// mapper
module mapper #(
    parameter DIM4_WIDTH = 8,  
    parameter DIM3_WIDTH = 8, 
    parameter DIM2_WIDTH = 8,  
    parameter DIM1_WIDTH = 8,
    parameter IDX4_WIDTH = 8,  
    parameter IDX3_WIDTH = 8, 
    parameter IDX2_WIDTH = 8,  
    parameter IDX1_WIDTH = 8,
    parameter ROW_MAJOR = 1,   
    parameter ADDR_WIDTH = 32 
)( 
    input  logic                        clk,            
    input  logic                        rst,            
    input  logic [DIM4_WIDTH - 1:0]     dim4, 
    input  logic [DIM3_WIDTH - 1:0]     dim3, 
    input  logic [DIM2_WIDTH - 1:0]     dim2,
    input  logic [DIM1_WIDTH - 1:0]     dim1,
    input  logic [IDX4_WIDTH - 1:0]     idx4,
    input  logic [IDX3_WIDTH - 1:0]     idx3, 
    input  logic [IDX2_WIDTH - 1:0]     idx2,
    input  logic [IDX1_WIDTH - 1:0]     idx1,
    input  logic [ADDR_WIDTH - 1:0]     base_addr,
    output logic [ADDR_WIDTH - 1:0]     addr
);
make LEC_CHECK=0 CAP_MARGIN=25 CELL_PAD_IN_SITES_GLOBAL_PLACEMENT=2 CORE_ASPECT_RATIO=1.75 CORE_MARGIN=2 CORE_UTILIZATION=40 GPL_ROUTABILITY_DRIVEN=0 GPL_TIMING_DRIVEN=0 MAX_ROUTING_LAYER=met4 PLACE_DENSITY_LB_ADDON=0.23 SLEW_MARGIN=30 TNS_END_PERCENT=50 finish   # period 12.0 ns
run.sh (not shown) runs the stock make flow with config.mk's settings and CLKGATE_MAP_FILE=.
Edit:
- ABC_AREA: not set -> 0
- CAP_MARGIN: 25 -> 20
- CELL_PAD_IN_SITES_GLOBAL_PLACEMENT: 2 -> not set
- CORE_ASPECT_RATIO: 1.75 -> not set
- CORE_UTILIZATION: 40 -> 59
- CTS_CLUSTER_DIAMETER: not set -> 171
- CTS_CLUSTER_SIZE: not set -> 99
- GPL_ROUTABILITY_DRIVEN: 0 -> not set
- GPL_TIMING_DRIVEN: 0 -> not set
- PLACE_DENSITY: not set -> 0.43
- PLACE_DENSITY_LB_ADDON: 0.23 -> not set
- SLEW_MARGIN: 30 -> 20
- TNS_END_PERCENT: 50 -> 5
Register-to-register slack is worse by 60 ps.
Sequential cell count stays the same.
Worst setup slack improved by 520 ps.
Final area goes down by 1.6%.
Routed wire length goes down by 21%.
Maximum frequency increases by about 5%.
Critical path depth falls by 2.
Via count falls by 1.7%.
Edit:
- ABC_AREA: 0 -> not set
- CORE_UTILIZATION: 59 -> 40
- CTS_CLUSTER_DIAMETER: 171 -> not set
- CTS_CLUSTER_SIZE: 99 -> not set
- MAX_ROUTING_LAYER: met4 -> not set
- PLACE_DENSITY: 0.43 -> not set
- TNS_END_PERCENT: 5 -> not set
=>
- The new run went through all stages and came out clean
- area after synthesis is unchanged
- count of clock-buffer cells in the layout is unchanged
- final cell count rises by a little under a tenth
- cell area rises slightly
- non-clock buffer count falls by 6
- die area rises by well over a third
- worst setup slack is worse by 180 ps
- wire length rises slightly
- register-to-register slack is worse by 140 ps
Edit:
- ABC_AREA: not set -> 0
- CORE_UTILIZATION: 40 -> 59
- CTS_CLUSTER_DIAMETER: not set -> 361
- CTS_CLUSTER_SIZE: not set -> 99
- MAX_ROUTING_LAYER: not set -> met4
- PLACE_DENSITY: not set -> 0.83
What happened:
- The new run ran to the end with no violations
- worst setup slack improves by 200 ps
- worst hold slack degrades by 22 ps
- clock-buffer cell count rises by 1
- clock skew falls by 4.6 ps
- synthesized cell count stays the same
- global-route usage rises by 9.0 points
- design area falls by 1.2%

---

== build 59 ==
Starting RTL as in the previous note.
clock: 9.23 ns
lec_check: 0
cap_margin: 20
core_margin: 2
core_utilization: 65
cts_cluster_diameter: 343
cts_cluster_size: 35
slew_margin: 20
diff inputs: build 59 => build 85
- CTS_CLUSTER_SIZE now 39, was 35
- CORE_UTILIZATION now 71, was 65
- CTS_CLUSTER_DIAMETER no longer set, was 343
- the clock period (ns, I/O delays scaled along) now 8.09, was 9.23
Notes after the runs:
To summarise build 85: no stage aborted, but the layout did not pass its checks, failing on negative setup slack. On maximum number of pins on one net before global-route repair: between build 59 and build 85, it ends up lower for build 85. Higher non-clock buffer count in the final layout was reported by build 85, not build 59. Build 85 vs. build 59: post-route cell area shows an increase of about 2%.
Relative to build 85, the following input files were edited for build 64:
- PLACE_DENSITY_LB_ADDON newly set to 0.18
- CORE_MARGIN changed from 2 to 4
- CELL_PAD_IN_SITES_DETAIL_PLACEMENT newly set to 0
- CORE_UTILIZATION changed from 71 to 31
- CELL_PAD_IN_SITES_GLOBAL_PLACEMENT newly set to 1
- CTS_CLUSTER_SIZE removed (was 39)
- MAX_ROUTING_LAYER newly set to met4
- GPL_TIMING_DRIVEN newly set to 1
- SETUP_SLACK_MARGIN newly set to 2.0
### Flow results
Looking at build 64 and build 85, the clock network contribution to total cell area is a wash.
Build 64 vs build 85 — wire length on met1 climbed by more than a quarter
In build 64 the implementation completed, yet the final layout does not meet the checks, the culprit being negative setup slack.
Looking at final worst-path cycle share, build 64 sits above build 85.
Looking at total routing usage reported by global routing, build 64 sits 18 points below build 85.
Reported for build 64 and build 85, critical path depth in cells turned out identical to the last digit.
Taking build 85 as the reference, in build 64 height of the chip picked up an extra 100 um, clock-buffer cell count climbed 3.
Changes observed in build 64 relative to build 85: worst setup margin has decreased, vias after detailed routing has decreased.
Relative to build 64, the following input files were edited for build 35:
- PLACE_DENSITY_LB_ADDON: 0.18 -> unset
- CELL_PAD_IN_SITES_DETAIL_PLACEMENT: 0 -> 1
- MAX_ROUTING_LAYER: met4 -> unset
- SETUP_SLACK_MARGIN: 2.0 -> unset
- GPL_TIMING_DRIVEN: 1 -> 0
- CORE_UTILIZATION: 31 -> 40
- the clock period (ns, I/O delays scaled along): 8.09 -> 12.0
==> results <==
Build 35 ran to completion and came out clean on the timing, DRC and antenna checks.
Largest net degree at the start of global routing (build 35 vs. build 64) increases by a few percent
Build 35 ended with more global-route wire length before repair than build 64.
Compared to build 64, build 35 has via count 221 higher.
Floorplan die width for build 35 is lower than for build 64.
Relative to build 64, the critical path depth in cells measured on build 35 has increased by a few percent.
The more densely filled core belongs to build 35, not build 64.
Of build 35 and build 64, the higher transition time of the tightest slew-check pin belongs to build 64.
Build 35: pre-placement core utilization is 9.2 points higher than what build 64 reported.
Buffer share of cell area is higher on build 64
Input changes introduced in build 17 (baseline for comparison: build 35):
- CTS_CLUSTER_DIAMETER newly set to 182
- HOLD_SLACK_MARGIN newly set to 0.29
- CELL_PAD_IN_SITES_GLOBAL_PLACEMENT removed (was 1)
- CORE_UTILIZATION changed from 40 to 49
- CORE_ASPECT_RATIO newly set to 1.42
- CELL_PAD_IN_SITES_DETAIL_PLACEMENT removed (was 1)
- CORE_MARGIN changed from 4 to 7
- SETUP_SLACK_MARGIN newly set to -1.19
- GPL_TIMING_DRIVEN removed (was 0)
- PLACE_DENSITY newly set to 0.41
- CTS_CLUSTER_SIZE newly set to 98
- TNS_END_PERCENT newly set to 5
==> comparison <==
- The run showing the greater layout-stage area growth over the synthesis result is build 35.
- Build 17 finished every step from synthesis to the final layout, and the layout passed the timing, DRC and antenna checks.
- Build 35 finished all stages; the layout is clean.
- Between build 17 and build 35, count of vias placed by the detailed router is lower for build 17, build 35 comes in above that.
- Build 17: count of clock buffers in the final design lower than build 35
- Between build 35 and build 17, the flow reports critical path depth decreasing by a few percent.
- Side by side, core utilization turned out higher in build 17 than in build 35.
- [diff] final non-filler cell area, build 17 relative to build 35: improvement
- Horizontal die size came out lower on build 17 than on build 35.

---

== run 1 ==
Starting RTL as in the previous note.
Settings: LEC_CHECK=0, CAP_MARGIN=5, CORE_MARGIN=2, CORE_UTILIZATION=72, CTS_CLUSTER_SIZE=41, HOLD_SLACK_MARGIN=-0.08, MAX_ROUTING_LAYER=met4, SETUP_SLACK_MARGIN=0.34, SLEW_MARGIN=20; clock period 6.22 ns.
No crash in run 1: every stage finished, but the layout fails its final checks due to setup timing.
diff inputs: run 1 => run 2
==> flow/config.mk <==
export PLATFORM = sky130hd
export DESIGN_NAME = mapper
export DESIGN_NICKNAME = mapper
export VERILOG_FILES = /design/flow/design.v
export SDC_FILE = /design/flow/constraint.sdc
export NUM_CORES = 4
export LEC_CHECK = 0
export CAP_MARGIN = 20
export CORE_MARGIN = 2
export CORE_UTILIZATION = 58
export SLEW_MARGIN = 20
--- outcome ---
Layout checks on run 2: not met. Flow itself completed; violations: setup timing. From run 1 to run 2 the numbers moved as follows: worst hold margin decreased 0.059 ns, number of hold buffers added after cts barely changed, setup slack after layout higher, met2 capacity usage during global routing dropped 18 points. Summary of run 2 over run 1: non-clock buffer count rose by 4.1%; clock-pin slew on the worst setup and hold paths stayed essentially flat; sum of negative setup slack rose by 3.14 ns.
## Diff of input files: run 3 against run 2
--- a/flow/config.mk
+++ b/flow/config.mk
@@ -7,5 +7,6 @@
 export LEC_CHECK = 0
-export CAP_MARGIN = 20
+export CAP_MARGIN = 0
 export CORE_MARGIN = 2
-export CORE_UTILIZATION = 58
+export CORE_UTILIZATION = 72
+export HOLD_SLACK_MARGIN = -0.1
 export SLEW_MARGIN = 20
### Flow results
Diff run 2 -> run 3: number of tapcells fell by about 22%.
As far as number of I/O port buffers goes, run 2 and run 3 are indistinguishable; the numbers are identical.
Run 3: all stages done; final checks FAILED (setup timing).

---

== main ==
mapper again, from the RTL that the note above started with.
Design mapper, start of the top module:
module mapper #(
    parameter DIM4_WIDTH = 8,  
    parameter DIM3_WIDTH = 8, 
    parameter DIM2_WIDTH = 8,  
    parameter DIM1_WIDTH = 8,
    parameter IDX4_WIDTH = 8,  
    parameter IDX3_WIDTH = 8, 
    parameter IDX2_WIDTH = 8,  
    parameter IDX1_WIDTH = 8,
    parameter ROW_MAJOR = 1,   
    parameter ADDR_WIDTH = 32 
)( 
    input  logic                        clk,            
    input  logic                        rst,            
    input  logic [DIM4_WIDTH - 1:0]     dim4, 
    input  logic [DIM3_WIDTH - 1:0]     dim3, 
    input  logic [DIM2_WIDTH - 1:0]     dim2,
    input  logic [DIM1_WIDTH - 1:0]     dim1,
    input  logic [IDX4_WIDTH - 1:0]     idx4,
    input  logic [IDX3_WIDTH - 1:0]     idx3, 
    input  logic [IDX2_WIDTH - 1:0]     idx2,
    input  logic [IDX1_WIDTH - 1:0]     idx1,
    input  logic [ADDR_WIDTH - 1:0]     base_addr,
    output logic [ADDR_WIDTH - 1:0]     addr
);
clock: 9.8 ns
lec_check: 0
abc_area: 1
cap_margin: 10
core_margin: 2
core_utilization: 72
cts_cluster_diameter: 221
cts_cluster_size: 73
setup_slack_margin: 1.33
slew_margin: 20
diff inputs: main => the feature branch
Settings: removing CTS_CLUSTER_DIAMETER (formerly 221); setting PLACE_DENSITY_LB_ADDON to 0.26 for the first time; changing CAP_MARGIN from 10 to 20; removing CTS_CLUSTER_SIZE (formerly 73); removing SETUP_SLACK_MARGIN (formerly 1.33); removing ABC_AREA (formerly 1); changing the clock period (ns, I/O delays scaled along) from 9.8 to 8.04.
[summary]
- Compared with main, the feature branch shows register share after synthesis higher by 1.2 points.
- The feature branch -> stages 100% | layout checks FAIL | negative setup slack
- Summary of the comparison: vias after detailed routing is lower in the feature branch, relative to main.
- Compared with main, the feature branch shows a lower cell count listed in synth_stat.txt.
- Area after synthesis, main and the feature branch: lower on the feature branch
- Going from main to the feature branch, mean area per synthesized cell climbed about 28%; core utilization climbed 3.0 points.
- Compared the feature branch against main; fraction of area in clock buffers and inverters within noise.
